<file path="design/flow/run.sh">
#!/bin/bash
# the make line also repeats each setting of config.mk as NAME=value (left out here)
make -C /OpenROAD-flow-scripts/flow DESIGN_CONFIG=/design/flow/config.mk WORK_HOME=/design/flow/orfs CLKGATE_MAP_FILE= finish
</file>
<file path="design/flow/config.mk">
export PLATFORM = sky130hd
export DESIGN_NAME = MIPS
export DESIGN_NICKNAME = MIPS
export VERILOG_FILES = /design/flow/design.v
export SDC_FILE = /design/flow/constraint.sdc
export NUM_CORES = 4
export LEC_CHECK = 0
export ABC_AREA = 1
export CAP_MARGIN = 20
export CORE_MARGIN = 2
export CORE_UTILIZATION = 72
export CTS_CLUSTER_DIAMETER = 201
export GPL_ROUTABILITY_DRIVEN = 0
export SETUP_SLACK_MARGIN = 0.72
export SLEW_MARGIN = 5
</file>
<file path="design/flow/constraint.sdc">
create_clock -name core_clock -period 2.76 [get_ports {clk}]
set_input_delay 0.5520 -clock core_clock [delete_from_list [all_inputs] [get_ports {clk}]]
set_output_delay 0.5520 -clock core_clock [all_outputs]
set_load 0.01 [all_outputs]
</file>
<file path="design/flow/design.v">
module MIPS(
	input clk,
	input rst_n,
	input cpu_en,
	input [7:0] data_read,
	input ram_send,
	input ram_receive,
	output reg cpu_send,
	output reg cpu_receive,
	output reg cpu_ready,
	output reg [15:0] data_addr,
	output reg [7:0] data_store,
	output reg [1:0] mem_ctrl, 
	output reg done
	);
	reg [15:0] R [7:0]; 
	reg [15:0] PC,IR;
	reg [3:0] OP;
	reg [2:0] funct; 
	reg [2:0] state,next_state;
	parameter IDLE = 3'b000,
				 IF = 3'b001,
				 ID = 3'b010,
				 EX = 3'b011,
				 MEM = 3'b100,
				 WB = 3'b101;
	always@(posedge clk)
	begin
		if(~(rst_n&cpu_en))
		begin
			state <= IDLE;
		end
		else
		begin
			case(next_state)
				IDLE:state <= IDLE;
				IF:state <= IF;
				ID:state <= ID;
				EX:state <= EX;
				MEM:state <= MEM;
				WB:state <= WB;
				default:state <= state;
			endcase
		end
	end
	reg [15:0] rs,rt;
	reg [5:0] im;
	reg [11:0] addr;
	reg [15:0] temp;
	reg [1:0] read_cnt;
	reg [1:0] write_cnt;
	reg delay_cnt;
	reg delay_en;
	always@(posedge clk) 
	begin
		if(~(rst_n&cpu_en))
		begin
			cpu_ready <= 1'b0;
			delay_cnt <= 1'b0;
		end
		else if(delay_en)
		begin
			if(delay_cnt)
				cpu_ready <= 1'b0; 
			else
			begin
				cpu_ready <= 1'b1;
				delay_cnt <= 1'b1;
			end
		end
		else
		begin
			cpu_ready <= 1'b0;
			delay_cnt <= 1'b0;
		end
	end
	wire [15:0]PC_1;
	assign PC_1 = PC + 16'd2;
	always@(posedge clk)
	begin
		if(~(rst_n&cpu_en))
		begin
			{R[0],R[1],R[2],R[3],R[4],R[5],R[6],R[7]} <= 128'd0;
			{PC,IR} <= 32'd0;
			{rs,rt} <= 32'd0;
			im <= 6'd0;
			addr <= 12'd0;
			temp <= 16'd0;
			{cpu_receive,cpu_send} <= 2'b00;
			next_state <= IDLE;
			data_addr <= 16'd0;
			data_store <= 8'd0;
			OP <= 4'd0;
			IR <= 16'd0;
			funct <= 3'd0;
			delay_en <= 1'b0;
			done <= 1'b0;
			mem_ctrl <= 2'd0; 
			read_cnt <= 2'd0;
			write_cnt <= 2'd0;
		end
		else
		begin
			case(state)
				IDLE:
				begin
					done <= 1'b0;
					next_state <= IF;
					read_cnt <= 2'd0;
					write_cnt <= 2'd0;
					{cpu_receive,cpu_send} <= 2'b00;
					mem_ctrl <= 2'b00; 
				end
				IF:
				begin
					mem_ctrl <= 2'b10; 
					{cpu_receive,cpu_send} <= 2'b00; 
					if(read_cnt == 2'd0)
					begin
						data_addr <= PC;
						delay_en <= 1'b1;
						if(cpu_receive && ram_send) 
						begin
							cpu_receive <= 1'b0;
							delay_en <= 1'b0;
							read_cnt <= 2'd1;
						end
						else if(ram_send) 
						begin
							IR[15:8] <= data_read;
							if(IR[15:8] == data_read)
								cpu_receive <= 1'b1;
							else
								cpu_receive <= 1'b0;
						end
						else
						begin
							IR[15:8] <= IR[15:8];
							read_cnt <= 2'd0;
						end
					end
					else if(read_cnt == 2'd1)
					begin
						data_addr <= PC + 16'd1;
						delay_en <= 1'b1;
						if(cpu_receive && ram_send) 
						begin
							cpu_receive <= 1'b0;
							delay_en <= 1'b0;
							read_cnt <= 2'd2;
						end
						else if(ram_send) 
						begin
							IR[7:0] <= data_read;
							if(IR[7:0] == data_read)
								cpu_receive <= 1'b1;
							else
								cpu_receive <= 1'b0;
						end
						else
						begin
							IR[7:0] <= IR[7:0];
							read_cnt <= 2'd1;
						end
					end
					else if(read_cnt == 2'd2)
					begin
						next_state <= ID;
						PC <= PC + 16'd2;
						read_cnt <= 2'd0;
						mem_ctrl <= 2'b00; 
						{cpu_receive,cpu_send} <= 2'b00;
					end
					else
					begin
						next_state <= IF;
						PC <= PC;
					end
				end
				ID:
				begin
					OP <= IR[15:12];
					case(IR[11:9])
						3'd0:rs <= R[0];
						3'd1:rs <= R[1];
						3'd2:rs <= R[2];
						3'd3:rs <= R[3];
						3'd4:rs <= R[4];
						3'd5:rs <= R[5];
						3'd6:rs <= R[6];
						3'd7:rs <= R[7];
						default:rs <= 16'd0;
					endcase
					case(IR[8:6])
						3'd0:rt <= R[0];
						3'd1:rt <= R[1];
						3'd2:rt <= R[2];
						3'd3:rt <= R[3];
						3'd4:rt <= R[4];
						3'd5:rt <= R[5];
						3'd6:rt <= R[6];
						3'd7:rt <= R[7];
						default:rt <= 16'd0;
					endcase
					funct <= IR[2:0];
					im <= IR[5:0];
					addr <= IR[11:0];
					next_state <= EX;
				end
				EX:
				begin
					if(OP == 4'b0000) 
					begin
						case(funct)
							3'b000,3'b001:temp <= rs + rt; 
							3'b010,3'b011:temp <= rs - rt; 
							3'b100:temp <= (rs < rt) ? 16'd1:16'd0; 
							3'b101:temp <= rs & rt; 
							3'b110:temp <= rs | rt; 
							3'b111:PC <= rs; 
							default:temp <= 16'd0;
						endcase
					end
					else if(OP[3]) 
					begin
						case(OP)
							4'b1000:temp <= rs + {10'd0,im}; 
							4'b1001:temp <= rs - {10'd0,im}; 
							4'b1010:temp <= rs & {10'd0,im}; 
							4'b1011:temp <= rs | {10'd0,im}; 
							4'b1110:PC <= (rs==rt) ? (PC+16'd2+im<<1):PC; 
							4'b1111:PC <= (rs!=rt) ? (PC+16'd2+im<<1):PC; 
							default:temp <= 16'd0;
						endcase
					end
					else if(OP[2]) 
					begin
						if(OP == 4'b0100) 
							PC <= {PC_1[15:12],addr};
						else if(OP == 4'b0101) 
						begin
							R[7] <= PC;
							PC <= {PC_1[15:12],addr};
						end
					end
					else
						next_state <= IDLE;
					next_state <= MEM;
					read_cnt <= 2'd0;
					write_cnt <= 2'd0;
					data_addr <= 16'd0;
				end
				MEM:
				begin
					case(OP)
						4'b1100: 
							begin
								mem_ctrl <= 2'b10; 
								{cpu_receive,cpu_send} <= 2'b00; 
								if(read_cnt == 2'd0)
								begin
									data_addr <= rs + {10'd0,im};
									delay_en <= 1'b1;
									if(cpu_receive && ram_send) 
									begin
										cpu_receive <= 1'b0;
										delay_en <= 1'b0;
										read_cnt <= 2'd1;
									end
									else if(ram_send) 
									begin
										temp[15:8] <= data_read;
										if(temp[15:8] == data_read)
											cpu_receive <= 1'b1;
										else
											cpu_receive <= 1'b0;
									end
									else
									begin
										temp[15:8] <= temp[15:8];
										read_cnt <= 2'd0;
									end
								end
								else if(read_cnt == 2'd1)
								begin
									data_addr <= rs + {10'd0,im} + 16'd1;
									delay_en <= 1'b1;
									if(cpu_receive && ram_send) 
									begin
										cpu_receive <= 1'b0;
										delay_en <= 1'b0;
										read_cnt <= 2'd2;
									end
									else if(ram_send) 
									begin
										temp[7:0] <= data_read;
										if(temp[7:0] == data_read)
											cpu_receive <= 1'b1;
										else
											cpu_receive <= 1'b0;
									end
									else
									begin
										temp[7:0] <= temp[7:0];
										read_cnt <= 2'd1;
									end
								end
								else if(read_cnt == 2'd2)
								begin
									next_state <= WB;
									read_cnt <= 2'd0;
									mem_ctrl <= 2'b00; 
									{cpu_receive,cpu_send} <= 2'b00;
								end
								else
								begin
									next_state <= MEM;
									temp <= temp;
								end
							end
						4'b1101: 
							begin
								mem_ctrl <= 2'b01; 
								{cpu_receive,cpu_send} <= 2'b00; 
								if(write_cnt == 2'd0)
								begin
									data_addr <= rs + {10'd0,im};
									data_store <= rt[15:8];
									if(cpu_send && ram_receive)
									begin
										cpu_send <= 1'b0;
										write_cnt <= 2'd1;
									end
									else if(data_store == rt[15:8])
										cpu_send <= 1'b1;
									else
									begin
										cpu_send <= 1'b0;
										write_cnt <= 2'd0;
									end
								end
								else if(write_cnt == 2'd1)
								begin
									data_addr <= rs + {10'd0,im} + 16'd1;
									data_store <= rt[7:0];
									if(cpu_send && ram_receive)
									begin
										cpu_send <= 1'b0;
										write_cnt <= 2'd2;
									end
									else if(data_store == rt[7:0])
										cpu_send <= 1'b1;
									else
									begin
										cpu_send <= 1'b0;
										write_cnt <= 2'd1;
									end
								end
								else if(write_cnt == 2'd2)
								begin
									next_state <= WB;
									write_cnt <= 2'd0;
									mem_ctrl <= 2'b00; 
									{cpu_receive,cpu_send} <= 2'b00;
								end
								else
								begin
									next_state <= MEM;
									write_cnt <= write_cnt;
								end
							end
						default:
							begin
								mem_ctrl <= 2'b00; 
								temp <= temp;
								data_store <= 8'd0;
								data_addr <= 8'd0;
								next_state <= WB;
							end
					endcase
				end
				WB:
				begin
					if(OP == 4'b0000) 
					begin
						case(IR[5:3])
							3'd0:R[0] <= temp;
							3'd1:R[1] <= temp;
							3'd2:R[2] <= temp;
							3'd3:R[3] <= temp;
							3'd4:R[4] <= temp;
							3'd5:R[5] <= temp;
							3'd6:R[6] <= temp;
							3'd7:R[7] <= temp;
						endcase
					end
					else if(OP[3]) 
					begin
						if((OP[3:2] == 2'b10) | (OP == 4'b1100)) 
						begin
							case(IR[8:6])
								3'd0:R[0] <= temp;
								3'd1:R[1] <= temp;
								3'd2:R[2] <= temp;
								3'd3:R[3] <= temp;
								3'd4:R[4] <= temp;
								3'd5:R[5] <= temp;
								3'd6:R[6] <= temp;
								3'd7:R[7] <= temp;
							endcase
						end
					end
					else 
						{R[0],R[1],R[2],R[3],R[4],R[5],R[6],R[7]} <= {R[0],R[1],R[2],R[3],R[4],R[5],R[6],R[7]};
					done <= 1'b1;
					next_state <= IDLE;
				end
			endcase
		end
	end
endmodule
</file>
==> ci_impl_report.md, run 1 <==
### Flow metrics

| Metric | Value |
|---|---|
| Status | aborted with a tool error |
| Stopped at | 5_1_grt |
| First error | [ERROR GRT-0232] Routing congestion too high. Check the congestion heatmap in the GUI. |
| Yosys Chip Area | 0.01797 sq mm |
| Yosys warnings | 2 |
| Total CTS buffers | 29 |
| Die Ht | 162.0 um |
| Synthesized Nets | 2,818 |
| Yosys cell types | 56 |
| Die ar. | 0.02624 sq mm |
| Die width | 162.0 um |
| Top cells by count | nand2_1, o21ai_0, inv_1, a21oi_1, dfxtp_1 |
| Area share, top type | 30.52% |
| Core Density at Floorplan | 73.68% |
| Synth Seq Share | 30.52% |
| DP HPWL | 51.32 mm |
| Grt ovf | 629 |
| Dominant cell type by area after synthesis | dfxtp_1 |
| Area after DPL | 0.01939 sq mm |
| Compound Share, Synth | 28.20% |
| Top cells, area | dfxtp_1, o21ai_0, nand2_1, a21oi_1, inv_1 |
| Buffers on Ports | 42 |
| Dominant flop cell | dfxtp_1 |
| Yosys Instances | 2,725 |
| MUX share of area | 0% |
| Most common cell in the netlist | nand2_1 |
| Largest buffer count on any clock path | 3 |
| Fa+ha+maj area frac | 5.778% |
| Core Area | 0.02439 sq mm |
| Root buffer cell | clkbuf_16 |
| Tot GR Track Use | 94.71% |
| I/O pin count | 43 |
| FFs w/ async S/R, synth | 0% |
| Main logic family | AND-OR/OR-AND gates |
| Row Count | 57 |
| Cell count after synthesis | 2,725 |
| Mapped Area | 0.01797 sq mm |
| H-tree level count | 1 |
| Xor-xnor portion of the synthesized cell area | 2.778% |
| Post-synth EDFFs | 0 |
| CTS sink count | 274 |
| Basic Gates by Area | 22.34% |
| Synth flops | 274 |
| Syn Area/Cell | 6.595 sq um |
[metal layers]
metal,GRT usage (%),GRT overflow
met5,74.05,15
met4,98.11,193
met3,88.23,70
met2,103.7,292
met1,91.74,59
[what timing repair did]
| item | 4_1_cts |
|---|---|
| setup endpoints to repair | 200 |
| hold endpoints to repair | 0 |
| setup buffers | 90 |
| gates resized | 322 |
| gates cloned | 6 |
| pin swaps | 96 |
| hold buffers | 0 |
[metrics by stage]
step | worst slack [ns] | util (%) | hold WS [ns] | power [mW] | instances
after CTS | 0.2084 | 91.07 | 0.3978 | 8.158 | 3200
after detailed placement | 0.07731 | 79.50 | 0.3901 | 4.266 | 3051
after global placement | 0.1913 | 79.50 | 0.3855 | 4.261 | 3051
after floorplan | 0.3982 | - | 0.3753 | 4.178 | 2725
==> run 2: changes to the inputs <==
CAP_MARGIN = 15   (was 20)
CELL_PAD_IN_SITES_DETAIL_PLACEMENT = 0   (was unset)
CORE_MARGIN = 7   (was 2)
CORE_UTILIZATION = 68   (was 72)
CTS_CLUSTER_DIAMETER = unset   (was 201)
HOLD_SLACK_MARGIN = 0.29   (was unset)
MIN_ROUTING_LAYER = met1   (was unset)
PLACE_DENSITY_LB_ADDON = 0.24   (was unset)
SETUP_SLACK_MARGIN = 0.95   (was 0.72)
SLEW_MARGIN = 20   (was 5)
TNS_END_PERCENT = 5   (was unset)
clock period = 3.22 ns   (was 2.76 ns; I/O delays follow)
==> run 2 against run 1 <==
- now clean on timing, DRC and antenna
- die area is 19% higher
- synthesized cell count unchanged
- area after synthesis did not move
==> ci_impl_report.md, run 2 <==
## Implementation flow summary

| Metric | Value |
|---|---|
| RSZ-0062 raised after global routing | true |
| CTS sink count | 274 |
| Sequence of cells on the critical path | inv_2 > nor2_1 > inv_1 > nor2_1 > nand2_1 > buf_4 > o221ai_1 > nand2_1 > nand2_1 > nand2_1 > a21oi_1 |
| Dominant flop cell | dfxtp_1 |
| Seq group | 3.39 mW |
| Basic Gates by Area | 22.34% |
| Drt drc | 0 |
| Synth flops | 274 |
| Startpoint Class | register |
| Largest buffer count on any clock path | 3 |
| Post-synth EDFFs | 0 |
| Yosys warnings | 2 |
| Total CTS buffers | 29 |
| Comb power | 184 uW |
| Main logic family | AND-OR/OR-AND gates |
| Mapped Area | 0.01797 sq mm |
| Compound Share, Synth | 28.20% |
| Timing-limited maximum frequency | 361.2 MHz |
| Tightest Pin Transition | 0.9164 ns |
| CP max stage cell | nor2_1 |
| Die width | 176.6 um |
| Final TNS setup | 0 ns |
| Arr. time, crit path | 3.28 ns |
| Tot GR Track Use | 42.97% |
| Xor-xnor portion of the synthesized cell area | 2.778% |
| DP HPWL | 49.69 mm |
| Max power group | clock |
| Antenna viol nets, final | 0 |
| Nets@finish | 2,869 |
| Crit path required time | 3.74 ns |
| Buffers on Ports | 42 |
| FFs w/ async S/R, synth | 0% |
| Family with the most delay on the worst path | simple AND/OR/NAND/NOR gates |
| Root buffer cell | clkbuf_16 |
| Synth Seq Share | 30.52% |
| Max-cap viol count | 0 |
| R2R cell count | 11 |
| Largest net degree at the start of global routing | 129 |
| Core Area | 0.02598 sq mm |
| H-tree level count | 1 |
| CP max FO | 10 |
| Final core occ | 81.06% |
| Crit path top cell by count | nand2_1 |
| Final hold vios | 0 |
| Final number of setup-violating endpoints | 0 |
| Part of the power in the clock network | 51.3% |
| Comb pwr share | 2.5% |
| Dominant cell type by area after synthesis | dfxtp_1 |
| First element of the critical path | OP[3] |
| Crit path to | temp[0] |
| R2R Setup Slk | 0.45 ns |
| Tool warnings | 76 |
| Total chip power | 7.336 mW |
| Place WS | 0.3312 ns |
| Vias per Instance | 7.073 |
| Tmin final | 2.768 ns |
| CTS tree | yes |
| RR Endpoint | temp[0] |
| Leakage power | 8.255 nW |
| DRT iter0 DRCs | 5,301 |
| Yosys Instances | 2,725 |
| Area share, top type | 30.52% |
| Vias in the first global route | 19,580 |
| Grt ovf | 0 |
| Sequential power share | 46.2% |
| Slew Limit Fails | 0 |
| Slack of the critical path | 0.4517 ns |
| Min-delay src | delay_cnt |
| Area grow syn2layout | 17.20% |
| Initial DRT Pass Iterations | 14 |
| Status | no timing/DRC/antenna violations |
| Maximum VDD drop | 605.5 uV |
| Cell Int Power | 5.675 mW |
| WL final | 75.55 mm |
| Via count | 22,170 |
| Max-slew headroom | 38.68% |
| Core Density at Floorplan | 69.16% |
| Synthesized Nets | 2,818 |
| WHS Path Cells | 1 |
| Most common cell in the netlist | nand2_1 |
| Row Count | 59 |
| Reg-to-reg startpoint | OP[3] |
| First-pass GRT wire length | 107.3 mm |
| Top cells, area | dfxtp_1, o21ai_0, nand2_1, a21oi_1, inv_1 |
| Stages on the worst setup path | 11 |
| Die ar. | 0.03118 sq mm |
| I/O pin count | 43 |
| MUX share of area | 0% |
| CP Buf/Inv Count | 3 |
| Psw | 1.661 mW |
| Top cells by count | nand2_1, o21ai_0, inv_1, a21oi_1, dfxtp_1 |
| WL/cell | 24.11 um |
| Pwr Density | 348.3 mW/mm^2 |
| Crit-path max cell delay | 0.50 ns |
| Die Ht | 176.6 um |
| Worst-Skew Late Latency | 0.60 ns |
| HP Class | register to register |
| P_clk | 3.76 mW |
| Yosys cell types | 56 |
| Clk pin slew, worst setup/hold paths | 0.07 ns |
| Cell count after synthesis | 2,725 |
| Initial antenna violation count | 3 |
| Sw frac | 22.64% |
| Layout Skew | 0.01987 ns |
| Worst Setup End Kind | register |
| Hold endpoint | cpu_ready |
| Crit path kind | register to register |
| Hold_buf cts | 0 |
| Syn Area/Cell | 6.595 sq um |
| Part of the cycle the worst path needs | 85.97% |
| Yosys Chip Area | 0.01797 sq mm |
| Fa+ha+maj area frac | 5.778% |
-- run 2: repair_timing --
item / in CTS / in global routing
gates cloned: 0 / 1
setup buffers: 10 / 32
setup endpoints to repair: 77 / 193
pin swaps: 12 / 37
resized: 63 / 176
-- run 2: stage by stage --
| stage | area [sq um] | instances | hold WS [ns] |
|---|---|---|---|
| after floorplan | 18000 | 2725 | 0.3753 |
| after global placement | 18880 | 3037 | 0.3818 |
| after detailed placement | 18880 | 3037 | 0.3870 |
| after CTS | 20180 | 3100 | 0.3925 |
| after global routing | 21060 | 3133 | 0.4024 |
| final | 21060 | 3134 | 0.3870 |
-- run 2: layout make-up --
class                      instances  area [sq um]
antenna                            1         2.502
clock buffer                      38         799.5
clock inverter                    15         247.7
fill                            1664          4921
inverter                         329          1281
multi-input combinational       1971         11320
sequential                       274          5555
tap                              335         419.2
timing repair buffer             170          1434
timing repair inverter             1         5.005
-- run 2: layer usage --
| metal | up-vias | track usage [%] | wire length, um |
|---|---|---|---|
| li1 | 9419 | - | - |
| met1 | 9793 | 53.91 | 24870 |
| met2 | 2210 | 62.02 | 29560 |
| met3 | 740 | 15.57 | 13710 |
| met4 | 6 | 26.86 | 7347 |
| met5 | - | 0 | 61 |
==> run 3: changes to the inputs <==
CORE_MARGIN = 2   (was 7)
CORE_UTILIZATION = 66   (was 68)
CTS_CLUSTER_SIZE = 74   (was unset)
HOLD_SLACK_MARGIN = -0.09   (was 0.29)
MAX_ROUTING_LAYER = met4   (was unset)
PLACE_DENSITY_LB_ADDON = unset   (was 0.24)
SETUP_SLACK_MARGIN = 0.82   (was 0.95)
TNS_END_PERCENT = 100   (was 5)
clock period = 2.9 ns   (was 3.22 ns; I/O delays follow)
==> run 3 against run 2 <==
- the flow now stops in 5_1_grt
- die area decreased by 8.4%
- area after synthesis stayed put
- synthesized cell count stayed put
==> ci_impl_report.md, run 3 <==
### Flow metrics

| Metric | Value |
|---|---|
| Core Density at Floorplan | 66.87% |
| Xor-xnor portion of the synthesized cell area | 2.778% |
| Dpl cells | 3,051 |
| First error | [ERROR GRT-0232] Routing congestion too high. Check the congestion heatmap in the GUI. |
| Die ar. | 0.02857 sq mm |
| Yosys Instances | 2,725 |
| Synthesized Nets | 2,818 |
| FFs w/ async S/R, synth | 0% |
| Top cells by count | nand2_1, o21ai_0, inv_1, a21oi_1, dfxtp_1 |
| Die width | 169.0 um |
| Yosys warnings | 2 |
| Buffers on Ports | 42 |
| Most common cell in the netlist | nand2_1 |
| Synth Seq Share | 30.52% |
| Cell count after synthesis | 2,725 |
| Fa+ha+maj area frac | 5.778% |
| Main logic family | AND-OR/OR-AND gates |
| Dominant cell type by area after synthesis | dfxtp_1 |
| Hold_buf cts | 0 |
| Grt ovf | 97 |
| Tot GR Track Use | 82.32% |
| I/O pin count | 43 |
| Syn Area/Cell | 6.595 sq um |
| Basic Gates by Area | 22.34% |
| Total CTS buffers | 30 |
| Area share, top type | 30.52% |
| Status | aborted with a tool error |
| Mapped Area | 0.01797 sq mm |
| CTS sink count | 274 |
| DP HPWL | 51.41 mm |
| Row Count | 60 |
| Dominant flop cell | dfxtp_1 |
| Largest buffer count on any clock path | 3 |
| Root buffer cell | clkbuf_16 |
| Place WS | 0.1825 ns |
| Stopped at | 5_1_grt |
| Yosys Chip Area | 0.01797 sq mm |
| MUX share of area | 0% |
| Top cells, area | dfxtp_1, o21ai_0, nand2_1, a21oi_1, inv_1 |
| Post-synth EDFFs | 0 |
| Die Ht | 169.0 um |
| Yosys cell types | 56 |
| H-tree level count | 1 |
| Synth flops | 274 |
| Core Area | 0.02688 sq mm |
| Compound Share, Synth | 28.20% |
-- run 3: timing repair --
action | 4_1_cts
gates resized | 340
pin swaps | 85
gates cloned | 3
endpoints found under the setup margin | 206
buffers inserted | 113
-- run 3: through the flow --
step           hold WS (ns)  power, mW  cell area [sq um]  util [%]
3_3_place_gp         0.3815      4.052              19240     71.60
4_1_cts              0.3960      8.110              22300     82.97
2_1_floorplan        0.3753      3.977              18380         -
3_5_place_dp         0.3875      4.055              19240     71.60
-- run 3: metal layers --
layer	global-route usage (%)	GRT overflow
met5	-	-
met4	76.37	39
met3	69.28	4
met2	94.42	50
met1	82.88	4
==> run 4: changes to the inputs <==
ABC_AREA = 0   (was 1)
CAP_MARGIN = 20   (was 15)
CELL_PAD_IN_SITES_DETAIL_PLACEMENT = unset   (was 0)
CORE_UTILIZATION = 70   (was 66)
CTS_CLUSTER_SIZE = unset   (was 74)
GPL_ROUTABILITY_DRIVEN = unset   (was 0)
HOLD_SLACK_MARGIN = unset   (was -0.09)
MIN_ROUTING_LAYER = unset   (was met1)
SETUP_SLACK_MARGIN = 0.73   (was 0.82)
TNS_END_PERCENT = unset   (was 100)
clock period = 2.74 ns   (was 2.9 ns; I/O delays follow)
==> run 4 against run 3 <==
- the flow again stops in 5_1_grt
- die area fell by 1.1%
- synthesized cell count is 16% lower
- area after synthesis grew 4.8%
==> ci_impl_report.md, run 4 <==
### Flow metrics

| Metric | Value |
|---|---|
| Status | aborted with a tool error |
| Stopped at | 5_1_grt |
| First error | [ERROR GRT-0116] Global routing finished with congestion. Check the congestion regions in the DRC Viewer. |
| Dpl cells | 2,744 |
| MUX share of area | 14.78% |
| Yosys Chip Area | 0.01884 sq mm |
| Buffers on Ports | 42 |
| Root buffer cell | clkbuf_16 |
| Core Density at Floorplan | 70.69% |
| Die ar. | 0.02824 sq mm |
| Die width | 168.0 um |
| DP HPWL | 55.36 mm |
| H-tree level count | 1 |
| Xor-xnor portion of the synthesized cell area | 5.480% |
| Top cells by count | nor2_1, dfxtp_1, mux2i_1, nand2_1, clkbuf_1 |
| Fa+ha+maj area frac | 5.513% |
| Grt ovf | 137 |
| Total CTS buffers | 29 |
| Largest buffer count on any clock path | 3 |
| Yosys warnings | 2 |
| Tot GR Track Use | 83.02% |
| Synthesized Nets | 2,374 |
| Dominant cell type by area after synthesis | dfxtp_1 |
| Yosys Instances | 2,281 |
| Post-synth EDFFs | 0 |
| Dominant flop cell | dfxtp_1 |
| Die Ht | 168.0 um |
| Syn Area/Cell | 8.259 sq um |
| Most common cell in the netlist | nor2_1 |
| Synth Seq Share | 29.12% |
| Synth flops | 274 |
| Placer Congestion | 1.080 |
| Cell count after synthesis | 2,281 |
| Yosys cell types | 96 |
| Area share, top type | 29.12% |
| Top cells, area | dfxtp_1, mux2i_1, nor2_1, ha_1, mux4_2 |
| Main logic family | AND-OR/OR-AND gates |
| I/O pin count | 43 |
| Basic Gates by Area | 17.76% |
| Compound Share, Synth | 21.23% |
| Core Area | 0.02665 sq mm |
| FFs w/ async S/R, synth | 0% |
| CTS sink count | 274 |
| Row Count | 60 |
| Mapped Area | 0.01884 sq mm |
==> run 4: layer usage <==
| layer | overflow | GRT usage (%) |
|---|---|---|
| met1 | 0 | 83.38 |
| met2 | 64 | 96.16 |
| met3 | 6 | 65.30 |
| met4 | 67 | 82.99 |
| met5 | - | - |
==> run 4: metrics by stage <==
| step | instance area, sq um | hold WS (ns) | util [%] | setup slack (ns) |
|---|---|---|---|---|
| CTS | 24880 | 0.4044 | 93.36 | -0.3074 |
| global placement | 21790 | 0.3715 | 81.78 | -0.3283 |
| floorplan | 19930 | 0.3674 | - | -0.3369 |
| detailed placement | 21790 | 0.3962 | 81.78 | -0.3557 |
==> run 4: repair_timing <==
action	in CTS
setup buffers	73
setup endpoints to repair	223
resized	320
pin swaps	147
cloned	7
hold buffers	0
==> run 5: changes to the inputs <==
ABC_AREA = unset   (was 0)
CORE_UTILIZATION = 61   (was 70)
MAX_ROUTING_LAYER = unset   (was met4)
SETUP_SLACK_MARGIN = unset   (was 0.73)
clock period = 4.64 ns   (was 2.74 ns; I/O delays follow)
==> run 5 against run 4 <==
- now clean on timing, DRC and antenna
- area after synthesis stayed put
- die area is 14% higher
- synthesized cell count stayed put
==> ci_impl_report.md, run 5 <==
## Implementation flow summary

| Metric | Value |
|---|---|
| CP max FO | 21 |
| Crit-path max cell delay | 0.68 ns |
| Placer Congestion | 1.034 |
| Timing-limited maximum frequency | 247.3 MHz |
| Slew Limit Fails | 0 |
| Most common cell in the netlist | nor2_1 |
| Post-cts gate resize count | 0 |
| HP Class | register to register |
| Comb pwr share | 2.6% |
| Dominant flop cell | dfxtp_1 |
| Core Area | 0.03051 sq mm |
| Flop area | 0.005493 sq mm |
| Synth flops | 274 |
| Leakage power | 7.608 nW |
| Maximum VDD drop | 302.0 uV |
| Die width | 179.7 um |
| Tool warnings | 75 |
| Max power group | clock |
| DP HPWL | 50.17 mm |
| Die ar. | 0.03230 sq mm |
| I/O pin count | 43 |
| Buffers on Ports | 42 |
| Sequential power share | 48.1% |
| Via count | 18,240 |
| Initial DRT Pass Iterations | 6 |
| Vias per Instance | 6.926 |
| Total CTS buffers | 30 |
| Worst Setup End Kind | register |
| R2R Setup Slk | 0.60 ns |
| WHS Path Cells | 1 |
| Pwr Density | 240.9 mW/mm^2 |
| Die Ht | 179.7 um |
| MUX share of area | 14.78% |
| Mapped Area | 0.01884 sq mm |
| Initial antenna violation count | 1 |
| Arr. time, crit path | 4.54 ns |
| CP max stage cell | nor4_1 |
| Psw | 1.102 mW |
| CP Buf/Inv Count | 2 |
| Family with the most delay on the worst path | simple AND/OR/NAND/NOR gates |
| Post-synth EDFFs | 0 |
| Area after DPL | 0.01941 sq mm |
| Sw frac | 22.42% |
| Final number of setup-violating endpoints | 0 |
| Max-slew headroom | 31.05% |
| Row Count | 64 |
| Final TNS setup | 0 ns |
| FFs w/ async S/R, synth | 0% |
| Crit path required time | 5.14 ns |
| Antenna viol nets, final | 0 |
| Clk pin slew, worst setup/hold paths | 0.06 ns |
| Worst-Skew Late Latency | 0.57 ns |
| Stages on the worst setup path | 11 |
| MI comb area | 0.01224 sq mm |
| Area grow syn2layout | 8.303% |
| Setup bufs post-CTS | 0 |
| Main logic family | AND-OR/OR-AND gates |
| Tot GR Track Use | 41.19% |
| First-pass GRT wire length | 104.4 mm |
| Largest buffer count on any clock path | 3 |
| Xor-xnor portion of the synthesized cell area | 5.480% |
| Area share, top type | 29.12% |
| Hold endpoint | cpu_ready |
| Status | no timing/DRC/antenna violations |
| Total chip power | 4.915 mW |
| Top cells by count | nor2_1, dfxtp_1, mux2i_1, nand2_1, clkbuf_1 |
| Synthesized Nets | 2,374 |
| Hold_buf cts | 0 |
| Synth Seq Share | 29.12% |
| Vias in the first global route | 17,060 |
| WL final | 69.00 mm |
| Part of the cycle the worst path needs | 87.13% |
| Top cells, area | dfxtp_1, mux2i_1, nor2_1, ha_1, mux4_2 |
| Sequence of cells on the critical path | inv_1 > ha_1 > nor4_1 > nand4_1 > xor2_1 > o211ai_1 > nor2b_1 > buf_4 > nand2_1 > a211o_1 > a21oi_1 |
| Largest net degree at the start of global routing | 115 |
| Compound Share, Synth | 21.23% |
| Tightest Pin Transition | 1.034 ns |
| Startpoint Class | register |
| P_clk | 2.43 mW |
| Yosys warnings | 2 |
| Cell count after synthesis | 2,281 |
| Layout Skew | 0.01867 ns |
| Yosys Instances | 2,281 |
| Tmin final | 4.043 ns |
| Yosys Chip Area | 0.01884 sq mm |
| Final core occ | 66.87% |
| WL/cell | 26.21 um |
| Crit path kind | register to register |
| RR Endpoint | PC[0] |
| Cell Int Power | 3.813 mW |
| Min-delay src | delay_cnt |
| Grt ovf | 0 |
| CTS sink count | 274 |
| Reg-to-reg startpoint | rs[6] |
| Max-cap viol count | 0 |
| Seq group | 2.36 mW |
| RSZ-0062 raised after global routing | false |
| Part of the power in the clock network | 49.4% |
| R2R cell count | 11 |
| DRT iter0 DRCs | 2,126 |
| Dominant cell type by area after synthesis | dfxtp_1 |
| First element of the critical path | rs[6] |
| Crit path to | PC[0] |
| Core Density at Floorplan | 61.75% |
| Comb power | 126 uW |
| H-tree level count | 1 |
| Fa+ha+maj area frac | 5.513% |
| Filler Cell Count | 2,545 |
| CTS tree | yes |
| Nets@finish | 2,308 |
| Root buffer cell | clkbuf_16 |
| Basic Gates by Area | 17.76% |
| Syn Area/Cell | 8.259 sq um |
| Drt drc | 0 |
| Design Area, Final | 0.02040 sq mm |
| Yosys cell types | 96 |
| Final hold vios | 0 |
==> run 5: cell type report <==
| class | instances | area share [%] |
|---|---|---|
| clock buffer | 41 | 4.281 |
| tap | 396 | 2.429 |
| timing repair buffer | 101 | 4.354 |
| sequential | 274 | 26.92 |
| multi-input combinational | 1730 | 59.98 |
| clock inverter | 12 | 0.5826 |
| inverter | 78 | 1.435 |
| antenna | 1 | 0.01227 |
==> run 5: per-stage QoR <==
stage / setup slack (ns) / hold slack, ns / std cells
2_1_floorplan: 1.329 / 0.3674 / 2281
3_3_place_gp: 0.7945 / 0.3716 / 2579
3_5_place_dp: 0.7913 / 0.3883 / 2579
4_1_cts: 0.7797 / 0.3969 / 2632
5_1_grt: 0.4205 / 0.4258 / 2632
6_report: 0.5970 / 0.3925 / 2633
==> run 5: routing by layer <==
| layer | vias up | GRT usage [%] | share of wire [%] | routed length [um] |
|---|---|---|---|---|
| li1 | 8105 | - | - | - |
| met1 | 8703 | 55.40 | 39 | 27230 |
| met2 | 1161 | 61.93 | 43 | 29440 |
| met3 | 267 | 8.894 | 12 | 7972 |
| met4 | 0 | 22.05 | 6.3 | 4360 |
| met5 | - | 0 | 0 | 0 |
==> run 6: changes to the inputs <==
ABC_AREA = 1   (was unset)
CAP_MARGIN = 30   (was 20)
CELL_PAD_IN_SITES_DETAIL_PLACEMENT = 2   (was unset)
CELL_PAD_IN_SITES_GLOBAL_PLACEMENT = 1   (was unset)
CORE_ASPECT_RATIO = 0.81   (was unset)
CORE_MARGIN = 8   (was 2)
CORE_UTILIZATION = 22   (was 61)
CTS_CLUSTER_SIZE = 90   (was unset)
GPL_ROUTABILITY_DRIVEN = 1   (was unset)
HOLD_SLACK_MARGIN = 0.29   (was unset)
MAX_ROUTING_LAYER = met4   (was unset)
MIN_ROUTING_LAYER = met1   (was unset)
PLACE_DENSITY_LB_ADDON = 0.29   (was unset)
TNS_END_PERCENT = 100   (was unset)
clock period = 3.15 ns   (was 4.64 ns; I/O delays follow)
==> run 6 against run 5 <==
- still clean on timing, DRC and antenna
- combinational power up 73%
- clock power up 74%
- sequential share of layout area is 1.6 points lower
- count of clock-buffer cells in the layout up 7
- total power rose by 61%
- clock skew grew 0.018 ns
- via count rose by 13%
- register-to-register slack got worse by 0.41 ns
- non-clock buffer count increased by 112
- maximum frequency rose by 36%
- cell count grew 48%
- flip-flop count is the same
- critical path type unchanged
- critical endpoint is now PC[9]
- largest power group unchanged
- highest routed layer unchanged
==> ci_impl_report.md, run 6 <==
## Implementation flow summary

| Metric | Value |
|---|---|
| WL final | 98.53 mm |
| Synthesized Nets | 2,818 |
| CP max stage cell | dfxtp_1 |
| Synth Seq Share | 30.52% |
| Startpoint Class | register |
| Hold endpoint | cpu_ready |
| Xor-xnor portion of the synthesized cell area | 2.778% |
| Family with the most delay on the worst path | simple AND/OR/NAND/NOR gates |
| Max-cap viol count | 0 |
| Clk pin slew, worst setup/hold paths | 0.06 ns |
| Slack of the critical path | 0.1864 ns |
| R2R Setup Slk | 0.19 ns |
| Maximum VDD drop | 377.5 uV |
| Crit path required time | 3.59 ns |
| Dpl cells | 3,843 |
| Comb pwr share | 2.7% |
| Die ar. | 0.09114 sq mm |
| Yosys cell types | 56 |
| Part of the cycle the worst path needs | 94.08% |
| Sw frac | 24.32% |
| Design Area, Final | 0.02166 sq mm |
| Die width | 333.6 um |
| Root buffer cell | clkbuf_16 |
| Row Count | 94 |
| Min-delay src | delay_cnt |
| Drt drc | 0 |
| Mapped Area | 0.01797 sq mm |
| Core Density at Floorplan | 22.18% |
| Comb power | 218 uW |
| Worst-Skew Late Latency | 0.58 ns |
| Leakage power | 8.388 nW |
| Timing-limited maximum frequency | 337.4 MHz |
| I/O pin count | 43 |
| Syn Area/Cell | 6.595 sq um |
| CTS sink count | 274 |
| Most common cell in the netlist | nand2_1 |
| Core Area | 0.08104 sq mm |
| Die Ht | 273.2 um |
| Part of the power in the clock network | 53.4% |
| MUX share of area | 0% |
| H-tree level count | 2 |
| Placer Congestion | 0.9262 |
| Vias in the first global route | 20,970 |
| CP Buf/Inv Count | 3 |
| Tmin final | 2.964 ns |
| Place WS | 0.06951 ns |
| Initial antenna violation count | 1 |
| Pwr Density | 365.9 mW/mm^2 |
| CTS tree | yes |
| Sequence of cells on the critical path | inv_1 > ha_1 > nor2_1 > nand3_1 > nor3_1 > nand3_1 > xor2_1 > inv_1 > o21bai_1 > nand2_2 > buf_4 > a221oi_1 > nor2_1 |
| Max power group | clock |
| Buffers on Ports | 42 |
| Main logic family | AND-OR/OR-AND gates |
| Compound Share, Synth | 28.20% |
| Non-Filler Instances | 3,904 |
| First-pass GRT wire length | 144.7 mm |
| Final hold vios | 0 |
| WL/cell | 25.24 um |
| Tot GR Track Use | 21.35% |
| Area share, top type | 30.52% |
| HP Class | register to register |
| Largest buffer count on any clock path | 3 |
| Nets@finish | 2,917 |
| DRT iter0 DRCs | 1,669 |
| Psw | 1.928 mW |
| Hold_buf cts | 0 |
| Crit path to | PC[9] |
| Synth flops | 274 |
| Yosys Instances | 2,725 |
| Top cells by count | nand2_1, o21ai_0, inv_1, a21oi_1, dfxtp_1 |
| Final TNS setup | 0 ns |
| Worst Setup End Kind | register |
| FFs w/ async S/R, synth | 0% |
| Top cells, area | dfxtp_1, o21ai_0, nand2_1, a21oi_1, inv_1 |
| Tightest Pin Transition | 0.9091 ns |
| Seq group | 3.48 mW |
| CP max FO | 8 |
| Total chip power | 7.927 mW |
| Final core occ | 26.73% |
| Vias per Instance | 5.299 |
| Initial DRT Pass Iterations | 5 |
| Crit-path max cell delay | 0.39 ns |
| Yosys warnings | 2 |
| Reg-to-reg startpoint | rt[12] |
| Fa+ha+maj area frac | 5.778% |
| Crit path kind | register to register |
| DP HPWL | 76.17 mm |
| Layout Skew | 0.03690 ns |
| Area grow syn2layout | 20.54% |
| Max-slew headroom | 39.39% |
| RSZ-0062 raised after global routing | false |
| Post-synth EDFFs | 0 |
| Antenna viol nets, final | 0 |
| Via count | 20,690 |
| P_clk | 4.23 mW |
| RR Endpoint | PC[9] |
| Stages on the worst setup path | 13 |
| Cell Int Power | 5.999 mW |
| Basic Gates by Area | 22.34% |
| Yosys Chip Area | 0.01797 sq mm |
| Antenna Cells | 0 |
| Final number of setup-violating endpoints | 0 |
| Dominant cell type by area after synthesis | dfxtp_1 |
| R2R cell count | 13 |
| Tool warnings | 70 |
| First element of the critical path | rt[12] |
| Arr. time, crit path | 3.40 ns |
| Cell count after synthesis | 2,725 |
| Total CTS buffers | 35 |
| Worst Hold Slack | 0.3983 ns |
| WHS Path Cells | 1 |
| Area after DPL | 0.02043 sq mm |
| Grt ovf | 0 |
| Slew Limit Fails | 0 |
| Status | no timing/DRC/antenna violations |
| Largest net degree at the start of global routing | 87 |
| Sequential power share | 43.9% |
| Dominant flop cell | dfxtp_1 |
-- run 6: per-layer routing --
layer  routed length, um  part of all wire [%]  vias up  GRT usage (%)
met4                2227                   2.3        0          4.879
met5                   0                     0        -              -
li1                    -                     -     9503              -
met2               40790                    41      594          30.77
met3                6198                   6.3      112          3.105
met1               49310                    50    10480          31.13
-- run 6: final cells by class --
cell class | count | area, sq um
Clock inverter | 13 | 187.7
Multi-Input combinational cell | 1971 | 10690
Clock buffer | 48 | 984.7
Inverter | 329 | 1242
Fill cell | 9741 | 59370
Timing Repair Buffer | 213 | 1754
Tap cell | 1056 | 1321
Sequential cell | 274 | 5488
-- run 6: repair_timing --
action	in CTS	in global routing
setup buffers	0	0
resized	0	19
hold endpoints to repair	0	0
setup endpoints to repair	0	20
==> run 7: changes to the inputs <==
CAP_MARGIN = 20   (was 30)
CELL_PAD_IN_SITES_DETAIL_PLACEMENT = unset   (was 2)
CELL_PAD_IN_SITES_GLOBAL_PLACEMENT = unset   (was 1)
CORE_ASPECT_RATIO = unset   (was 0.81)
CORE_MARGIN = 2   (was 8)
CORE_UTILIZATION = 70   (was 22)
CTS_CLUSTER_SIZE = unset   (was 90)
GPL_ROUTABILITY_DRIVEN = unset   (was 1)
HOLD_SLACK_MARGIN = unset   (was 0.29)
MAX_ROUTING_LAYER = unset   (was met4)
MIN_ROUTING_LAYER = unset   (was met1)
PLACE_DENSITY_LB_ADDON = unset   (was 0.29)
SLEW_MARGIN = 5   (was 20)
TNS_END_PERCENT = unset   (was 100)
clock period = 2.91 ns   (was 3.15 ns; I/O delays follow)
==> run 7 against run 6 <==
- the layout now fails its checks (negative setup slack)
- register-to-register slack got worse by 0.36 ns
- maximum frequency decreased by 3.9%
- worst hold slack improved by 0.011 ns
- total power increased by 4.0%
- flip-flop count unchanged
- global-route usage increased by 31 points
- clock power increased by 0.9%
- sequential power increased by 8.0%
- die area decreased by 70%
- sequential share of layout area increased by 1.7 points
- critical endpoint is now rs[5]
- largest power group unchanged
==> ci_impl_report.md, run 7 <==
## Implementation flow summary

| Metric | Value |
|---|---|
| Largest buffer count on any clock path | 3 |
| R2R Setup Slk | -0.17 ns |
| Yosys Instances | 2,725 |
| Startpoint Class | register |
| CP max stage cell | a2111oi_0 |
| Buffers on Ports | 42 |
| Stages on the worst setup path | 8 |
| Fail Reasons | negative setup slack |
| Final core occ | 80.67% |
| Tmin final | 3.084 ns |
| Reg-to-reg startpoint | IR[10] |
| Crit path kind | register to register |
| Synth flops | 274 |
| Compound Share, Synth | 28.20% |
| Hold_buf cts | 0 |
| Status | finished with violations |
| P_clk | 4.27 mW |
| Xor-xnor portion of the synthesized cell area | 2.778% |
| Basic Gates by Area | 22.34% |
| Psw | 1.841 mW |
| Tightest Pin Transition | 1.037 ns |
| Sw frac | 22.34% |
| Vias in the first global route | 19,520 |
| Worst Setup End Kind | register |
| Dominant flop cell | dfxtp_1 |
| Core Area | 0.02518 sq mm |
| Vias per Instance | 6.925 |
| H-tree level count | 1 |
| CTS sink count | 274 |
| Die Ht | 164.2 um |
| Top cells, area | dfxtp_1, o21ai_0, nand2_1, a21oi_1, inv_1 |
| CP Buf/Inv Count | 3 |
| Via count | 21,680 |
| Max-cap viol count | 0 |
| Crit path to | rs[5] |
| Cell count after synthesis | 2,725 |
| Crit path top cell by count | inv_1 |
| First element of the critical path | IR[10] |
| MUX share of area | 0% |
| I/O pin count | 43 |
| Nets@finish | 2,872 |
| Area after DPL | 0.01920 sq mm |
| Tot GR Track Use | 52.79% |
| Dpl cells | 3,078 |
| Leakage power | 8.148 nW |
| Tool warnings | 74 |
| Main logic family | AND-OR/OR-AND gates |
| Arr. time, crit path | 3.52 ns |
| Placer Congestion | 1.073 |
| Antenna Cells | 0 |
| Family with the most delay on the worst path | AND-OR/OR-AND gates |
| Mapped Area | 0.01797 sq mm |
| Area share, top type | 30.52% |
| Row Count | 58 |
| RR Endpoint | rs[5] |
| DP HPWL | 51.91 mm |
| Non-Filler Instances | 3,131 |
| Post-synth EDFFs | 0 |
| Yosys warnings | 2 |
| WL final | 73.33 mm |
| CTS tree | yes |
| Yosys Chip Area | 0.01797 sq mm |
| Max power group | clock |
| Final number of setup-violating endpoints | 1 |
| R2R cell count | 8 |
| Sequential power share | 45.7% |
| Slack of the critical path | -0.1743 ns |
| Fa+ha+maj area frac | 5.778% |
| Pwr Density | 405.8 mW/mm^2 |
| Die width | 164.2 um |
| Design Area, Final | 0.02031 sq mm |
| Core Density at Floorplan | 71.37% |
| Max-slew headroom | 29.09% |
| Part of the power in the clock network | 51.8% |
| Dominant cell type by area after synthesis | dfxtp_1 |
| Part of the cycle the worst path needs | 106.0% |
| Min-delay src | delay_cnt |
| Slew Limit Fails | 0 |
| Crit path required time | 3.34 ns |
| Initial DRT Pass Iterations | 12 |
| First-pass GRT wire length | 109.5 mm |
| Initial antenna violation count | 0 |
| HP Class | register to register |
| Final hold vios | 0 |
| Worst-Skew Late Latency | 0.58 ns |
| WHS Path Cells | 1 |
| Antenna viol nets, final | 0 |
| Syn Area/Cell | 6.595 sq um |
| Yosys cell types | 56 |
| Largest net degree at the start of global routing | 117 |
| Cell Int Power | 6.401 mW |
| WL/cell | 23.42 um |
| Grt ovf | 0 |
| DRT iter0 DRCs | 4,531 |
| Maximum VDD drop | 770.6 uV |
| Area grow syn2layout | 13.03% |
| Crit-path max cell delay | 0.92 ns |
| Top cells by count | nand2_1, o21ai_0, inv_1, a21oi_1, dfxtp_1 |
| Synthesized Nets | 2,818 |
| Layout Skew | 0.02542 ns |
| Timing-limited maximum frequency | 324.2 MHz |
| Root buffer cell | clkbuf_16 |
| Seq group | 3.76 mW |
| Hold endpoint | cpu_ready |
| Die ar. | 0.02697 sq mm |
| Most common cell in the netlist | nand2_1 |
| CP max FO | 14 |
| Synth Seq Share | 30.52% |
| Comb power | 213 uW |
| Total CTS buffers | 29 |
| Sequence of cells on the critical path | inv_1 > nand3_1 > inv_1 > nand2_1 > o21ai_0 > a2111oi_0 > buf_4 > a31oi_1 |
| Drt drc | 0 |
| FFs w/ async S/R, synth | 0% |
| Comb pwr share | 2.6% |
| Clk pin slew, worst setup/hold paths | 0.06 ns |
==> run 7: routing by layer <==
metal  share of wire, %  vias up  track usage (%)  wire, um
met5              0.029        -                0        21
met4                9.0        2            34.45      6610
met3                 17      565            19.95     12660
met2                 39     2014            75.50     28860
met1                 34     9690            66.17     25170
li1                   -     9410                -         -
==> run 7: final cells by class <==
cell class	instances	area, sq um
Clock inverter	15	262.8
Clock buffer	38	809.5
Inverter	329	1240
Sequential cell	274	5489
Fill cell	1761	4867
Tap cell	330	412.9
Multi-Input combinational cell	1971	10660
Timing Repair Buffer	174	1436
==> run 7: repair_timing <==
action	in CTS	in global routing
endpoints found under the setup margin	0	15
setup buffers	0	0
gates resized	0	17
==> run 7: metrics by stage <==
| step | setup TNS (ns) | hold slack [ns] | total power [mW] | setup slack [ns] |
|---|---|---|---|---|
| detailed placement | 0 | 0.3999 | 4.044 | 0.09100 |
| CTS | 0 | 0.4099 | 8.146 | 0.08021 |
| global route | -0.1632 | 0.4170 | 8.314 | -0.07085 |
| finish | -0.1743 | 0.4093 | 8.243 | -0.1743 |
| global placement | 0 | 0.3837 | 4.039 | 0.1634 |
| floorplan | 0 | 0.3753 | 3.968 | 0.3818 |
==> run 8: changes to the inputs <==
CORE_UTILIZATION = 72   (was 70)
PLACE_DENSITY = 0.66   (was unset)
SLEW_MARGIN = 20   (was 5)
clock period = 2.47 ns   (was 2.91 ns; I/O delays follow)
==> run 8 against run 7 <==
- the flow now stops in 5_1_grt
- area after synthesis is the same
- die area shrank 2.7%
- synthesized cell count is the same
==> ci_impl_report.md, run 8 <==
### Flow metrics

| Metric | Value |
|---|---|
| MUX share of area | 0% |
| Cell count after synthesis | 2,725 |
| Core Area | 0.02439 sq mm |
| Top cells, area | dfxtp_1, o21ai_0, nand2_1, a21oi_1, inv_1 |
| Root buffer cell | clkbuf_16 |
| Yosys cell types | 56 |
| Mapped Area | 0.01797 sq mm |
| First error | [ERROR GRT-0232] Routing congestion too high. Check the congestion heatmap in the GUI. |
| Synth flops | 274 |
| Status | aborted with a tool error |
| Xor-xnor portion of the synthesized cell area | 2.778% |
| Main logic family | AND-OR/OR-AND gates |
| Die width | 162.0 um |
| Yosys Chip Area | 0.01797 sq mm |
| Post-synth EDFFs | 0 |
| FFs w/ async S/R, synth | 0% |
| I/O pin count | 43 |
| Syn Area/Cell | 6.595 sq um |
| Compound Share, Synth | 28.20% |
| Stopped at | 5_1_grt |
| Hold_buf cts | 0 |
| Tot GR Track Use | 82.58% |
| Row Count | 57 |
| Basic Gates by Area | 22.34% |
| Synthesized Nets | 2,818 |
| Top cells by count | nand2_1, o21ai_0, inv_1, a21oi_1, dfxtp_1 |
| DP HPWL | 53.53 mm |
| Grt ovf | 93 |
| Placer Congestion | 1.163 |
| Yosys warnings | 2 |
| Dominant cell type by area after synthesis | dfxtp_1 |
| Synth Seq Share | 30.52% |
| Die ar. | 0.02624 sq mm |
| Total CTS buffers | 29 |
| Most common cell in the netlist | nand2_1 |
| Core Density at Floorplan | 73.68% |
| Area share, top type | 30.52% |
| Largest buffer count on any clock path | 3 |
| Fa+ha+maj area frac | 5.778% |
| Die Ht | 162.0 um |
| Dpl cells | 3,179 |
| Dominant flop cell | dfxtp_1 |
| CTS sink count | 274 |
| Yosys Instances | 2,725 |
| Buffers on Ports | 42 |
| H-tree level count | 1 |
## run 8: what timing repair did
action,in CTS
setup endpoints to repair,37
setup buffers,21
pin swaps,23
resized,73
## run 8: routing by layer
layer,track usage (%),GRT overflow
met1,83.15,2
met2,94.76,48
met3,73.44,5
met4,77.67,38
met5,47.35,0
## run 8: metrics by stage
step	hold WS [ns]	setup WS [ns]	instance area (sq um)	utilization (%)	power [mW]
floorplan	0.3753	0.01224	17980	-	4.674
global placement	0.3846	-0.09884	20060	82.25	4.777
detailed placement	0.3906	-0.2052	20060	82.25	4.784
CTS	0.3986	-0.1194	21500	88.16	9.164
==> run 9: changes to the inputs <==
CAP_MARGIN = 15   (was 20)
CELL_PAD_IN_SITES_DETAIL_PLACEMENT = 0   (was unset)
CORE_ASPECT_RATIO = 0.81   (was unset)
CORE_UTILIZATION = 45   (was 72)
CTS_CLUSTER_SIZE = 90   (was unset)
GPL_ROUTABILITY_DRIVEN = 1   (was unset)
MAX_ROUTING_LAYER = met4   (was unset)
MIN_ROUTING_LAYER = met1   (was unset)
PLACE_DENSITY = unset   (was 0.66)
PLACE_DENSITY_LB_ADDON = 0.24   (was unset)
TNS_END_PERCENT = 100   (was unset)
clock period = 7.78 ns   (was 2.47 ns; I/O delays follow)
==> run 9 against run 8 <==
- the run now finishes clean
- die area is 58% higher
- synthesized cell count stayed put
- area after synthesis stayed put
==> ci_impl_report.md, run 9 <==
## Implementation flow summary

| Metric | Value |
|---|---|
| Status | no timing/DRC/antenna violations |
| Hold endpoint | cpu_ready |
| Tightest Pin Transition | 1.164 ns |
| Syn Area/Cell | 6.595 sq um |
| Tmin final | 4.404 ns |
| Main logic family | AND-OR/OR-AND gates |
| Yosys Instances | 2,725 |
| WL final | 73.01 mm |
| Tool warnings | 74 |
| Tot GR Track Use | 35.46% |
| Row Count | 65 |
| Die width | 226.1 um |
| DRT iter0 DRCs | 2,843 |
| Vias per Instance | 6.155 |
| Final number of setup-violating endpoints | 0 |
| Yosys Chip Area | 0.01797 sq mm |
| Xor-xnor portion of the synthesized cell area | 2.778% |
| Max-slew headroom | 22.23% |
| Core Density at Floorplan | 45.85% |
| Seq group | 1.41 mW |
| Cell count after synthesis | 2,725 |
| Total chip power | 2.978 mW |
| Initial DRT Pass Iterations | 7 |
| Crit path kind | primary input to register |
| Crit path to | rt[5] |
| Non-Filler Instances | 3,231 |
| RR Endpoint | PC[0] |
| Crit path required time | 8.26 ns |
| Final hold vios | 0 |
| First-pass GRT wire length | 109.3 mm |
| Die Ht | 183.9 um |
| Compound Share, Synth | 28.20% |
| P_clk | 1.50 mW |
| Final core occ | 50.17% |
| Fa+ha+maj area frac | 5.778% |
| Synth flops | 274 |
| Max power group | clock |
| CP Buf/Inv Count | 3 |
| Top cells, area | dfxtp_1, o21ai_0, nand2_1, a21oi_1, inv_1 |
| Hold_buf cts | 0 |
| Area grow syn2layout | 9.427% |
| DP HPWL | 54.29 mm |
| Yosys warnings | 2 |
| Leakage power | 7.582 nW |
| Mapped Area | 0.01797 sq mm |
| Dominant cell type by area after synthesis | dfxtp_1 |
| Layout Skew | 0.01836 ns |
| FFs w/ async S/R, synth | 0% |
| Maximum VDD drop | 149.7 uV |
| Comb power | 74.9 uW |
| CTS tree | yes |
| Part of the power in the clock network | 50.2% |
| Grt ovf | 0 |
| Max-cap viol count | 0 |
| Drt drc | 0 |
| Part of the cycle the worst path needs | 56.61% |
| Synthesized Nets | 2,818 |
| WL/cell | 22.60 um |
| Largest buffer count on any clock path | 3 |
| Most common cell in the netlist | nand2_1 |
| Startpoint Class | primary input |
| Synth Seq Share | 30.52% |
| Area share, top type | 30.52% |
| MUX share of area | 0% |
| Core Area | 0.03920 sq mm |
| R2R cell count | 14 |
| Clk pin slew, worst setup/hold paths | 0.06 ns |
| RSZ-0062 raised after global routing | false |
| Vias in the first global route | 17,620 |
| I/O pin count | 43 |
| Die ar. | 0.04156 sq mm |
| CP max FO | 138 |
| Pwr Density | 151.4 mW/mm^2 |
| Psw | 655.3 uW |
| Slew Limit Fails | 0 |
| Antenna viol nets, final | 0 |
| Worst Setup End Kind | register |
| Sequence of cells on the critical path | clkdlybuf4s50_1 > nand2_1 > inv_6 > buf_6 > o21ai_0 > a41oi_1 |
| CP max stage cell | inv_6 |
| Nets@finish | 2,764 |
| Place WS | 2.681 ns |
| Dominant flop cell | dfxtp_1 |
| HP Class | register to register |
| Yosys cell types | 56 |
| Cell Int Power | 2.323 mW |
| Comb pwr share | 2.5% |
| Stages on the worst setup path | 6 |
| Design Area, Final | 0.01967 sq mm |
| Sw frac | 22.00% |
| Post-synth EDFFs | 0 |
| Filler Cell Count | 3,990 |
| Dpl cells | 3,175 |
| Top cells by count | nand2_1, o21ai_0, inv_1, a21oi_1, dfxtp_1 |
| Slack of the critical path | 3.376 ns |
| Via count | 19,890 |
| Family with the most delay on the worst path | buffers and inverters |
| Worst Hold Slack | 0.4225 ns |
| Arr. time, crit path | 4.89 ns |
| Basic Gates by Area | 22.34% |
| Setup bufs post-CTS | 0 |
| Sequential power share | 47.3% |
| Initial antenna violation count | 3 |
| Final TNS setup | 0 ns |
| Min-delay src | delay_cnt |
| Reg-to-reg startpoint | rs[12] |
| Worst-Skew Late Latency | 0.57 ns |
| Root buffer cell | clkbuf_16 |
| Timing-limited maximum frequency | 227.1 MHz |
| Buffers on Ports | 42 |
| R2R Setup Slk | 3.69 ns |
| Area after DPL | 0.01862 sq mm |
| Crit-path max cell delay | 0.92 ns |
| H-tree level count | 1 |
| WHS Path Cells | 1 |
| Largest net degree at the start of global routing | 139 |
| First element of the critical path | cpu_en |
| Placer Congestion | 1.002 |
| Total CTS buffers | 30 |
| CTS sink count | 274 |
| Post-cts gate resize count | 0 |
[run 9: area by class of cell]
type	count	area (sq um)	area share (%)
Timing Repair Buffer	65	596.8	3.035
Tap cell	536	670.6	3.410
Clock buffer	40	848.3	4.314
Clock inverter	13	186.4	0.9480
Antenna cell	3	7.507	0.03817
Inverter	329	1240	6.305
Sequential cell	274	5487	27.90
Multi-Input combinational cell	1971	10630	54.05
[run 9: per-layer routing]
metal	vias up	global-route usage, %	wire (um)	part of all wire [%]
met3	149	7.416	9844	13
met4	0	10.47	2344	3.2
li1	9236	-	-	-
met1	9265	51.62	31900	44
met2	1238	48.62	28920	40
met5	-	-	0	0
==> run 10: changes to the inputs <==
ABC_AREA = unset   (was 1)
CAP_MARGIN = 20   (was 15)
CELL_PAD_IN_SITES_DETAIL_PLACEMENT = unset   (was 0)
CORE_ASPECT_RATIO = unset   (was 0.81)
CORE_MARGIN = 9   (was 2)
CORE_UTILIZATION = 40   (was 45)
CTS_CLUSTER_SIZE = unset   (was 90)
GPL_ROUTABILITY_DRIVEN = unset   (was 1)
MAX_ROUTING_LAYER = unset   (was met4)
MIN_ROUTING_LAYER = unset   (was met1)
PLACE_DENSITY_LB_ADDON = unset   (was 0.24)
SETUP_SLACK_MARGIN = 2.75   (was unset)
TNS_END_PERCENT = unset   (was 100)
clock period = 10.0 ns   (was 7.78 ns; I/O delays follow)
==> run 10 against run 9 <==
- register-to-register slack better by 2.0 ns
- via count down 10%
- still clean
- count of clock-buffer cells in the layout up 9
- cell count down 12%
- critical path type is now register to register
==> ci_impl_report.md, run 10 <==
## Implementation flow summary

| Metric | Value |
|---|---|
| Status | no timing/DRC/antenna violations |
| Dpl cells | 2,777 |
| Reg-to-reg startpoint | rs[8] |
| Largest buffer count on any clock path | 3 |
| Total CTS buffers | 34 |
| Slack of the critical path | 5.723 ns |
| Buffers on Ports | 42 |
| Xor-xnor portion of the synthesized cell area | 5.480% |
| Stages on the worst setup path | 9 |
| Row Count | 79 |
| Via count | 17,840 |
| Non-Filler Instances | 2,837 |
| Timing-limited maximum frequency | 233.8 MHz |
| Die width | 235.0 um |
| FFs w/ async S/R, synth | 0% |
| First-pass GRT wire length | 105.6 mm |
| Crit path required time | 10.42 ns |
| Vias in the first global route | 17,010 |
| Mapped Area | 0.01884 sq mm |
| Core Area | 0.04656 sq mm |
| Tot GR Track Use | 24.19% |
| Comb pwr share | 2.4% |
| Die Ht | 235.0 um |
| Initial DRT Pass Iterations | 6 |
| Synthesized Nets | 2,374 |
| Yosys warnings | 2 |
| Max power group | clock |
| Root buffer cell | clkbuf_16 |
| Sequence of cells on the critical path | inv_1 > ha_1 > nor4_1 > nand4_1 > xor2_1 > o211ai_1 > nand2b_1 > or4_1 > o311ai_0 |
| Max-cap viol count | 0 |
| WL/cell | 24.78 um |
| Nets@finish | 2,299 |
| DP HPWL | 50.32 mm |
| Final number of setup-violating endpoints | 0 |
| Drt drc | 0 |
| Grt ovf | 0 |
| Crit-path max cell delay | 0.79 ns |
| H-tree level count | 2 |
| Min-delay src | delay_cnt |
| HP Class | register to register |
| Part of the power in the clock network | 52.3% |
| Yosys cell types | 96 |
| CTS tree | yes |
| Worst-Skew Late Latency | 0.55 ns |
| Dominant flop cell | dfxtp_1 |
| DRT iter0 DRCs | 2,019 |
| Die ar. | 0.05523 sq mm |
| Synth Seq Share | 29.12% |
| Placer Congestion | 0.9683 |
| CTS sink count | 274 |
| Synth flops | 274 |
| WL final | 70.30 mm |
| Antenna viol nets, final | 0 |
| I/O pin count | 43 |
| Core Density at Floorplan | 40.46% |
| Startpoint Class | register |
| R2R Setup Slk | 5.72 ns |
| Tightest Pin Transition | 1.111 ns |
| Crit path kind | register to register |
| R2R cell count | 9 |
| Cell count after synthesis | 2,281 |
| Leakage power | 7.594 nW |
| Arr. time, crit path | 4.69 ns |
| Comb power | 57.2 uW |
| Family with the most delay on the worst path | simple AND/OR/NAND/NOR gates |
| Hold endpoint | cpu_ready |
| Worst Hold Slack | 0.3814 ns |
| Top cells, area | dfxtp_1, mux2i_1, nor2_1, ha_1, mux4_2 |
| Most common cell in the netlist | nor2_1 |
| Final TNS setup | 0 ns |
| P_clk | 1.27 mW |
| Dominant cell type by area after synthesis | dfxtp_1 |
| Area grow syn2layout | 9.823% |
| CP max FO | 11 |
| Sw frac | 22.84% |
| Maximum VDD drop | 74.07 uV |
| Syn Area/Cell | 8.259 sq um |
| Max-slew headroom | 25.34% |
| Hold_buf cts | 0 |
| Area share, top type | 29.12% |
| Psw | 552.6 uW |
| Clk pin slew, worst setup/hold paths | 0.06 ns |
| Part of the cycle the worst path needs | 42.77% |
| Yosys Chip Area | 0.01884 sq mm |
| Fa+ha+maj area frac | 5.513% |
| Compound Share, Synth | 21.23% |
| Pwr Density | 117.0 mW/mm^2 |
| WHS Path Cells | 1 |
| Tmin final | 4.277 ns |
| Slew Limit Fails | 0 |
| Post-synth EDFFs | 0 |
| Largest net degree at the start of global routing | 83 |
| Total chip power | 2.420 mW |
| First element of the critical path | rs[8] |
| Crit path to | PC[11] |
| RR Endpoint | PC[11] |
| Antenna Cells | 0 |
| Tool warnings | 70 |
| Basic Gates by Area | 17.76% |
| Top cells by count | nor2_1, dfxtp_1, mux2i_1, nand2_1, clkbuf_1 |
| Layout Skew | 0.01447 ns |
| CP Buf/Inv Count | 1 |
| Sequential power share | 45.3% |
| Setup bufs post-CTS | 0 |
| Final hold vios | 0 |
| Seq group | 1.10 mW |
| Vias per Instance | 6.290 |
| Place WS | 5.263 ns |
| CP max stage cell | dfxtp_1 |
| MUX share of area | 14.78% |
| Cell Int Power | 1.867 mW |
| Initial antenna violation count | 0 |
| Main logic family | AND-OR/OR-AND gates |
| Post-cts gate resize count | 0 |
| Worst Setup End Kind | register |
| Yosys Instances | 2,281 |
| RSZ-0062 raised after global routing | false |
run 10: metrics by stage:
| stage | utilization, % | area [sq um] |
|---|---|---|
| 2_1_floorplan | - | 18840 |
| 3_3_place_gp | 42.01 | 19560 |
| 3_5_place_dp | 42.01 | 19560 |
| 4_1_cts | 44.44 | 20690 |
| 5_1_grt | 44.44 | 20690 |
| 6_report | 44.44 | 20690 |
run 10: final cells by class:
type / instances / area, sq um
Tap cell: 607 / 759.5
Sequential cell: 274 / 5493
Multi-Input combinational cell: 1730 / 12250
Fill cell: 4651 / 25870
Clock buffer: 49 / 1010
Inverter: 78 / 292.8
Timing Repair Buffer: 88 / 765.7
Clock inverter: 11 / 121.4
run 10: layer usage:
metal,GRT usage (%),wire length (um),up-vias
met2,37.78,31200,823
met5,0,0,-
met3,3.232,5780,168
met1,32.18,29860,8738
li1,-,-,8115
met4,12.28,3459,0
No activity file was given, so power comes from the tool's default toggle rates.
